Setup of run A:
## top
module top (
	input sysclk,     
	input rst,        
	input button_in,
	input [15:0] student_id,
	output[3:0] D5_out,	
	output[3:0] D4_out,	
	output[3:0] D3_out,	
	output[3:0] D2_out,	
	output[3:0] D1_out		
);
Size in the first run: ~3,500 cells after synthesis, roughly 180 flip-flops, about 39 I/O pins, about 0.023 mm2 of cells after synthesis.
clock: 31.2 ns
lec_check: 0
abc_area: 1
cap_margin: 30
cell_pad_in_sites_detail_placement: 2
cell_pad_in_sites_global_placement: 1
core_aspect_ratio: 0.95
core_margin: 2
core_utilization: 22
cts_cluster_size: 70
place_density_lb_addon: 0.15
slew_margin: 20
tns_end_percent: 100
run.sh (not shown) runs the stock make flow with config.mk's settings and CLKGATE_MAP_FILE=.
Run A completed every stage of the flow, and the final layout passed the timing, design-rule and antenna checks.
Inputs modified between run A and run B:
==> flow/config.mk <==
export PLATFORM = sky130hd
export DESIGN_NAME = top
export DESIGN_NICKNAME = top
export VERILOG_FILES = /design/flow/design.v
export SDC_FILE = /design/flow/constraint.sdc
export NUM_CORES = 4
export LEC_CHECK = 0
export CAP_MARGIN = 20
export CORE_MARGIN = 2
export CORE_UTILIZATION = 54
export SETUP_SLACK_MARGIN = 3.9
export SLEW_MARGIN = 20
==> flow/constraint.sdc <==
create_clock -name core_clock -period 13.6 [get_ports {sysclk}]
set_input_delay 2.7200 -clock core_clock [delete_from_list [all_inputs] [get_ports {sysclk}]]
set_output_delay 2.7200 -clock core_clock [all_outputs]
set_load 0.01 [all_outputs]
Results
- Compared with run A, run B shows a lower simple-gate portion of the synthesized area.
- Sequential power is lower on run A
- Number of cell instances after yosys synthesis: run B vs run A down 529
- Run B packs its core tighter than run A.
- On run B: clock transition at the register clock pins on the worst setup and hold paths after CTS is 0.03 ns higher than what run A gave.
- Routed via count for run B: 1,545 up relative to run A
- Comparing weighted congestion at the end of routability-driven global placement for run B and run A, the bigger number came from run B.
- Compared with run A, run B shows total power that has gone up by more than 100%.
- Re multi-input combinational area share: run A was lower than run B.
Here is what was changed in the inputs of run C compared with run B.
diff --git a/flow/config.mk b/flow/config.mk
--- a/flow/config.mk
+++ b/flow/config.mk
@@ -8,5 +8,6 @@
 export CAP_MARGIN = 20
 export CORE_MARGIN = 2
-export CORE_UTILIZATION = 54
-export SETUP_SLACK_MARGIN = 3.9
+export CORE_UTILIZATION = 53
+export CTS_CLUSTER_DIAMETER = 394
+export CTS_CLUSTER_SIZE = 98
 export SLEW_MARGIN = 20
==> flow/constraint.sdc <==
create_clock -name core_clock -period 25.0 [get_ports {sysclk}]
set_input_delay 5.0000 -clock core_clock [delete_from_list [all_inputs] [get_ports {sysclk}]]
set_output_delay 5.0000 -clock core_clock [all_outputs]
set_load 0.01 [all_outputs]
Findings:
- Going from run B to run C, row count moved up, share of total power in combinational logic lost 7.1 points, worst ir drop on vdd dropped about 70%, routed length per placed instance -5.6%, routed wire length has decreased.
- Sort run C and run B by die footprint asc -> top: run B
- Relative to run B, the final critical-path share of the clock period of run C is lower by 17 points.
- Re sequential share of layout area: run B was lower than run C.
- NOTE via count run B->run C decreased by more than 10%
- Power after layout (higher): run B
- Delta(post-placement cell count, run C - run B) < 0
Here is what was changed in the inputs of run D compared with run C.
diff --git a/flow/config.mk b/flow/config.mk
--- a/flow/config.mk
+++ b/flow/config.mk
@@ -8,6 +8,6 @@
 export CAP_MARGIN = 20
 export CORE_MARGIN = 2
-export CORE_UTILIZATION = 53
-export CTS_CLUSTER_DIAMETER = 394
-export CTS_CLUSTER_SIZE = 98
+export CORE_UTILIZATION = 30
+export CTS_CLUSTER_DIAMETER = 395
+export CTS_CLUSTER_SIZE = 99
 export SLEW_MARGIN = 20
Results
Delta (run D minus run C): combinational power went down; total cell area reported by yosys after synthesis level; total via count after detailed routing went down; starting utilization of the core area down 23 points; worst hold slack rose by 0.0042 ns.

Starting RTL as in the previous note.
Settings: LEC_CHECK=0, ABC_AREA=1, CAP_MARGIN=20, CORE_MARGIN=10, CORE_UTILIZATION=40, GPL_ROUTABILITY_DRIVEN=1, GPL_TIMING_DRIVEN=0, SETUP_SLACK_MARGIN=5.0, SLEW_MARGIN=20; clock period 25.0 ns.
==> next run, changes <==
- CORE_MARGIN: 10 -> 2
- CTS_CLUSTER_DIAMETER: default -> 22
- CTS_CLUSTER_SIZE: default -> 98
- GPL_ROUTABILITY_DRIVEN: 1 -> default
- GPL_TIMING_DRIVEN: 0 -> default
- SETUP_SLACK_MARGIN: 5.0 -> -0.58
- The new run produced a clean layout
- combinational power fell by a few percent
- clock skew is about the same
- hold slack hardly moves
==> next run, changes <==
- ABC_AREA: 1 -> default
- CTS_CLUSTER_DIAMETER: 22 -> 395
- SETUP_SLACK_MARGIN: -0.58 -> 5.0
The new run completed without violations.
Sequential cell count stays the same.
Final area went up by 0.56%.
Via count hardly moves.
Routed wire length increases by 7.7%.
Maximum frequency came out higher by 8.8%.
Power came out lower by 13%.
Global-route usage climbs by 1.2 points.
==> next run, changes <==
- ABC_AREA: default -> 1
- CELL_PAD_IN_SITES_DETAIL_PLACEMENT: default -> 1
- CORE_MARGIN: 2 -> 6
- CTS_CLUSTER_DIAMETER: 395 -> 358
- CTS_CLUSTER_SIZE: 98 -> default
- MAX_ROUTING_LAYER: default -> met4
- PLACE_DENSITY_LB_ADDON: default -> 0.17
- SETUP_SLACK_MARGIN: 5.0 -> default
Result: Routed wire length went up by about 6%. Setup slack got worse by 2200 ps. Die size went up by 6.2%. Register-to-register slack got worse by 710 ps. Power went up by about 23%. Non-clock buffer count went down by 17. Cell area is about the same. Fmax went down by about 10%. Clock skew went down by 4.1 ps. Synthesized cell count went up by about 18%.

Setup of wip/nickel:
top again, from the RTL that the note above started with.
Settings: LEC_CHECK=0, ABC_AREA=1, CAP_MARGIN=20, CELL_PAD_IN_SITES_DETAIL_PLACEMENT=2, CELL_PAD_IN_SITES_GLOBAL_PLACEMENT=3, CORE_MARGIN=10, CORE_UTILIZATION=40, GPL_ROUTABILITY_DRIVEN=1, GPL_TIMING_DRIVEN=0, MAX_ROUTING_LAYER=met4, MIN_ROUTING_LAYER=met2, PLACE_DENSITY_LB_ADDON=0.06, SETUP_SLACK_MARGIN=5.0, SLEW_MARGIN=20; clock period 25.0 ns.
Input changes introduced in wip/amber (baseline for comparison: wip/nickel):
- CORE_MARGIN now 2, was 10
- CELL_PAD_IN_SITES_DETAIL_PLACEMENT no longer set, was 2
- ABC_AREA no longer set, was 1
- GPL_ROUTABILITY_DRIVEN no longer set, was 1
- SETUP_SLACK_MARGIN no longer set, was 5.0
- PLACE_DENSITY_LB_ADDON no longer set, was 0.06
- MIN_ROUTING_LAYER no longer set, was met2
- MAX_ROUTING_LAYER no longer set, was met4
- CELL_PAD_IN_SITES_GLOBAL_PLACEMENT no longer set, was 3
- GPL_TIMING_DRIVEN no longer set, was 0
[summary]
Going from wip/nickel to wip/amber, pin count of the biggest net entering global routing grows by about 330%.
Diff wip/amber..wip/nickel | fraction of synthesis flops using an asynchronous set or reset pin | negligible
Fmax: wip/amber above wip/nickel
On initial antenna violation count, wip/amber and wip/nickel are basically level.
The routed wire length in wip/nickel is 1.7 times that in wip/amber.
Clock-buffer cell count: wip/amber vs wip/nickel up 2
For wip/amber, the cell with the largest stage delay on the worst path was sky130_fd_sc_hd__o41ai_1, unlike wip/nickel, where it was sky130_fd_sc_hd__dfxtp_4.
Input changes introduced in wip/raven (baseline for comparison: wip/amber):
- CTS_CLUSTER_DIAMETER newly set to 301
- CORE_UTILIZATION changed from 40 to 19
- SETUP_SLACK_MARGIN newly set to 5.0
- CTS_CLUSTER_SIZE newly set to 98
- ABC_AREA newly set to 1
Findings:
- Area after synthesis came out lower on wip/raven than on wip/amber.
- wip/raven falls short of wip/amber in vias after detailed routing.
- From wip/amber to wip/raven the numbers moved as follows: sequential power barely changed, highest ir drop seen on vdd flat, buffer-and-inverter tally for the worst setup path higher, overall power after layout now larger.
- Across wip/raven and wip/amber, none had a timing, DRC or antenna violation.
- In the reports for wip/raven and wip/amber, the larger post-synthesis to final-layout area growth belongs to wip/raven.
- Diff wip/amber -> wip/raven | cell total after placement | increase of about 40%
Power figures rest on the tool's default switching activity, not on a simulated workload.
